== juniper ==
==> flow/design.v <==
module rgb2hsv(
        input clock,
        input reset_n,
        input in_valid,
        input [7:0] in_red,
        input [7:0] in_green,
        input [7:0] in_blue,
        input in_visual,
        input in_done,
        output out_valid,
        output [7:0] out_red,
        output [7:0] out_green,
        output [7:0] out_blue,
        output [7:0] out_hue,
        output [7:0] out_saturation,
        output [7:0] out_brightness,
        output out_visual,
        output out_done
    );
    reg valid1;
    reg [7:0] red1;
    reg [7:0] green1;
    reg [7:0] blue1;
    reg visual1;
    reg done1;
    reg [7:0] max_value1;
    reg [1:0] max_index1;
    reg [7:0] min_value1;
    reg [1:0] min_index1;
    always @(posedge clock)
    begin
        if (reset_n) begin
            valid1 <= in_valid;
            red1[7:0] <= in_red[7:0];
            green1[7:0] <= in_green[7:0];
            blue1[7:0] <= in_blue[7:0];
            visual1 <= in_visual;
            done1 <= in_done;
            if (in_red >= in_green) begin
                if (in_red >= in_blue) begin
                    max_value1[7:0] <= in_red[7:0];
                    max_index1[1:0] <= 1;
                end
                else begin
                    max_value1[7:0] <= in_blue[7:0];
                    max_index1[1:0] <= 3;
                end
            end
            else begin
                if (in_blue >= in_green) begin
                    max_value1[7:0] <= in_blue[7:0];
                    max_index1[1:0] <= 3;
                end
                else begin
                    max_value1[7:0] <= in_green[7:0];
                    max_index1[1:0] <= 2;
                end
            end
            if (in_red < in_green) begin
                if (in_red < in_blue) begin
                    min_value1[7:0] <= in_red[7:0];
                    min_index1[1:0] <= 1;
                end
                else begin
                    min_value1[7:0] <= in_blue[7:0];
                    min_index1[1:0] <= 3;
                end
            end
            else begin
                if (in_blue < in_green) begin
                    min_value1[7:0] <= in_blue[7:0];
                    min_index1[1:0] <= 3;
                end
                else begin
                    min_value1[7:0] <= in_green[7:0];
                    min_index1[1:0] <= 2;
                end
            end
        end 
        else begin
            valid1 <= 1'b0;
            red1[7:0] <= 8'b0;
            green1[7:0] <= 8'b0;
            blue1[7:0] <= 8'b0;
            visual1 <= 1'b0;
            done1 <= 1'b0;
            max_value1[7:0] <= 8'd0;
            max_index1[1:0] <= 2'd0; 
            min_value1[7:0] <= 8'd0; 
            min_index1[1:0] <= 2'd0;
        end
    end
    reg valid2;
    reg [7:0] red2;
    reg [7:0] green2;
    reg [7:0] blue2;
    reg visual2;
    reg done2;
    reg [7:0] dif2;
    reg [7:0] max_value2;
    reg [1:0] max_index2;
    reg [7:0] min_value2;
    reg [1:0] min_index2;
    always @(posedge clock)
    begin
        if (reset_n) begin
            valid2 <= valid1;
            red2[7:0] <= red1[7:0];
            green2[7:0] <= green1[7:0];
            blue2[7:0] <= blue1[7:0];
            visual2 <= visual1;
            done2 <= done1;
            dif2[7:0] <= max_value1[7:0] - min_value1[7:0];
            max_value2[7:0] <= max_value1[7:0];
            max_index2[1:0] <= max_index1[1:0];
            min_value2[7:0] <= min_value1[7:0];
            min_index2[1:0] <= min_index1[1:0];
        end 
        else begin
            valid2 <= 1'b0;
            red2[7:0] <= 8'b0;
            green2[7:0] <= 8'b0;
            blue2[7:0] <= 8'b0;
            visual2 <= 1'b0;
            done2 <= 1'b0;
            dif2[7:0] <= 8'd0;
            max_value2[7:0] <= 8'd0;
            max_index2[1:0] <= 2'd0;
            min_value2[7:0] <= 8'd0; 
            min_index2[1:0] <= 2'd0;
        end
    end
    reg valid3;
    reg [7:0] red3;
    reg [7:0] green3;
    reg [7:0] blue3;
    reg visual3;
    reg done3;
    reg [11:0] hue3;
    reg [7:0] dif3;
    reg [7:0] max_value3;
    reg [1:0] max_index3;
    reg [7:0] min_value3;
    reg [1:0] min_index3;
    always @(posedge clock)
    begin
        if (reset_n) begin
            valid3 <= valid2;
            red3[7:0] <= red2[7:0];
            green3[7:0] <= green2[7:0];
            blue3[7:0] <= blue2[7:0];
            visual3 <= visual2;
            done3 <= done2;
            dif3[7:0] <= dif2[7:0];
            max_value3[7:0] <= max_value2[7:0];
            max_index3[1:0] <= max_index2[1:0];
            min_value3[7:0] <= min_value2[7:0];
            min_index3[1:0] <= min_index2[1:0];
            if (dif2 > 0) begin
                if (max_index2 == 1) begin
                    if (green2 < blue2) begin
                        hue3[11:0] <= ((blue2 - green2) << 4);
                    end
                    else begin
                        hue3[11:0] <= ((green2 - blue2) << 4);
                    end
                end
                if (max_index2 == 2) begin
                    if (blue2 < red2) begin
                        hue3[11:0] <= ((red2 - blue2) << 4);
                    end
                    else begin
                        hue3[11:0] <= ((blue2 - red2) << 4);
                    end
                end
                if (max_index2 == 3) begin
                    if (red2 < green2) begin
                        hue3[11:0] <= ((green2 - red2) << 4);
                    end
                    else begin
                        hue3[11:0] <= ((red2 - green2) << 4);
                    end
                end
            end
            else begin
                hue3[11:0] <= 12'd0;             
            end
        end
        else begin
            valid3 <= 1'b0;
            red3[7:0] <= 8'b0;
            green3[7:0] <= 8'b0;
            blue3[7:0] <= 8'b0;
            visual3 <= 1'b0;
            done3 <= 1'b0;
            hue3[11:0] <= 12'd0;
            dif3[7:0] <= 8'd0;
            max_value3[7:0] <= 8'd0;
            max_index3[1:0] <= 2'd0;
            min_value3[7:0] <= 8'd0;
            min_index3[1:0] <= 2'd0;
        end
    end
    reg valid4;
    reg [7:0] red4;
    reg [7:0] green4;
    reg [7:0] blue4;
    reg visual4;
    reg done4;
    reg [11:0] hue4;
    reg [7:0] dif4;
    reg [7:0] max_value4;
    reg [1:0] max_index4;
    always @(posedge clock)
    begin
        if (reset_n) begin
            valid4 <= valid3;
            red4[7:0] <= red3[7:0];
            green4[7:0] <= green3[7:0];
            blue4[7:0] <= blue3[7:0];
            visual4 <= visual3;
            done4 <= done3;          
            dif4[7:0] <= dif3[7:0];
            max_value4[7:0] <= max_value3[7:0];
            max_index4 <= max_index3;
            hue4[11:0] <= (hue3 / dif3);
        end
        else begin
            valid4 <= 1'b0;
            red4[7:0] <= 8'b0;
            green4[7:0] <= 8'b0;
            blue4[7:0] <= 8'b0;
            visual4 <= 1'b0;
            done4 <= 1'b0;
            hue4[11:0] <= 12'd0;
            dif4[7:0] <= 8'd0;
            max_value4 <= 8'd0;
            max_index4[1:0] <= 2'd0;
        end
    end
    reg valid5;
    reg [7:0] red5;
    reg [7:0] green5;
    reg [7:0] blue5;
    reg visual5;
    reg done5;
    reg [11:0] hue5;
    reg [7:0] dif5;
    reg [7:0] max_value5;
    always @(posedge clock)
    begin
        if (reset_n) begin
            valid5 <= valid4;
            red5[7:0] <= red4[7:0];
            green5[7:0] <= green4[7:0];
            blue5[7:0] <= blue4[7:0];
            visual5 <= visual4;
            done5 <= done4;
            dif5[7:0] <= dif4[7:0];
            max_value5[7:0] <= max_value4[7:0];
            if (dif4 > 0) begin
                if (max_index4 == 1) begin
                    if (green4 < blue4) begin
                        hue5[11:0] <= 96 - hue4;
                    end
                    else begin
                        hue5[11:0] <= 0 + hue4;
                    end
                end
                if (max_index4 == 2) begin
                    if (blue4 < red4) begin
                        hue5[11:0] <= 32 - hue4;
                    end
                    else begin
                        hue5[11:0] <= 32 + hue4;
                    end
                end
                if (max_index4 == 3) begin
                    if (red4 < green4) begin
                        hue5[11:0] <= 64 - hue4;
                    end
                    else begin
                        hue5[11:0] <= 64 + hue4;
                    end
                end
            end
            else begin
                hue5[11:0] <= 12'd0;             
            end
        end
        else begin
            valid5 <= 1'b0;
            red5[7:0] <= 8'b0;
            green5[7:0] <= 8'b0;
            blue5[7:0] <= 8'b0;
            visual5 <= 1'b0;
            done5 <= 1'b0;
            dif5[7:0] <= 8'd0;
            max_value5[7:0] <= 8'd0;
            hue5[11:0] <= 12'd0;
        end
    end
    reg valid;
    reg [7:0] red;
    reg [7:0] green;
    reg [7:0] blue;
    reg visual;
    reg done;
    reg [18:0] hue;
    reg [7:0] saturation;
    reg [7:0] max_value;
    always @(posedge clock)
    begin
        if (reset_n) begin
            valid <= valid5;
            red[7:0] <= red5[7:0];
            green[7:0] <= green5[7:0];
            blue[7:0] <= blue5[7:0];
            visual <= visual5;
            done <= done5;
            max_value[7:0] <= max_value5[7:0];
            hue[18:0] <= (85 * hue5);
            if (max_value5 == 0) begin
                saturation[7:0] <= 8'd0;
            end
            else begin
                saturation[7:0] <= 255 * dif5 / max_value5;
            end
        end
        else begin 
            valid <= 1'b0;
            red[7:0] <= 8'b0;
            green[7:0] <= 8'b0;
            blue[7:0] <= 8'b0;
            visual <= 1'b0;
            done <= 1'b0;
            max_value[7:0] <= 8'd0;
            hue[18:0] <= 19'd0;
            saturation [7:0] <= 8'd0;
        end
    end
    assign out_valid = valid;
    assign out_red[7:0] = red[7:0];
    assign out_green[7:0] = green[7:0];  
    assign out_blue[7:0] = blue[7:0];
    assign out_hue[7:0] = hue[12:5];
    assign out_saturation[7:0] = saturation[7:0];
    assign out_brightness[7:0] = max_value[7:0];
    assign out_visual = visual;
    assign out_done = done;
endmodule
clock: 67.2 ns
lec_check: 0
cap_margin: 20
core_margin: 2
core_utilization: 66
cts_cluster_diameter: 232
max_routing_layer: met4
slew_margin: 20
tns_end_percent: 5
run.sh (not shown) runs the stock make flow with config.mk's settings and CLKGATE_MAP_FILE=.
Finished, but not clean: juniper, with setup timing.
### juniper -> cedar
# juniper
export LEC_CHECK = 0
export CAP_MARGIN = 20
export CORE_MARGIN = 2
export CORE_UTILIZATION = 66
export CTS_CLUSTER_DIAMETER = 232
export MAX_ROUTING_LAYER = met4
export SLEW_MARGIN = 20
export TNS_END_PERCENT = 5
create_clock -name core_clock -period 67.2 [get_ports {clock}]
# cedar
export LEC_CHECK = 0
export CAP_MARGIN = 20
export CORE_MARGIN = 2
export CORE_UTILIZATION = 40
export SLEW_MARGIN = 20
create_clock -name core_clock -period 80.0 [get_ports {clock}]
### Flow results
cedar — met3 wire length about 40% lower, juniper as reference. Run comparison: cedar critical path startpoint max_value5[7]; juniper critical path startpoint max_value5[6]. [compare] base=juniper new=cedar: final worst setup slack increased by 7.15 ns relative to the old numbers; clock buffer count now larger; worst-case reg-to-reg path depth shows a reduction of 6. Against juniper, cedar comes in 2.9 points higher on proportion of cell area occupied by multi-input gates. Comparing juniper and cedar, total number of vias is lower on cedar. Diff juniper -> cedar | width of the die | increase of 67 um. Relative to juniper, the global-route wire length before repair measured on cedar has decreased by a few percent. Met2 usage: juniper and cedar compared, higher one is juniper. cedar has completed all stages; timing, DRC and antenna checks passed. First-iteration DRC count improves in cedar relative to juniper.
Modified inputs, tundra compared to cedar
# cedar
export LEC_CHECK = 0
export CAP_MARGIN = 20
export CORE_MARGIN = 2
export CORE_UTILIZATION = 40
export SLEW_MARGIN = 20
create_clock -name core_clock -period 80.0 [get_ports {clock}]
# tundra
export LEC_CHECK = 0
export CAP_MARGIN = 15
export CORE_MARGIN = 2
export CORE_UTILIZATION = 72
export SLEW_MARGIN = 20
create_clock -name core_clock -period 67.8 [get_ports {clock}]
==> comparison <==
[compare] base=cedar new=tundra: cell count of the worst reg-to-reg path now sits lower, post-route core utilization now sits higher, routed wire length now sits higher.
In the flow results for cedar and tundra, the design area is smaller on cedar.
Final clock period utilization by the worst path (tundra over cedar): increase, 9.4 points
Taking cedar as the reference, in tundra insertion delay to the later sink of the worst-skew pair closely matched the old numbers, post-synthesis cell area barely changed.
| tundra | all stages done | FAIL | setup timing |
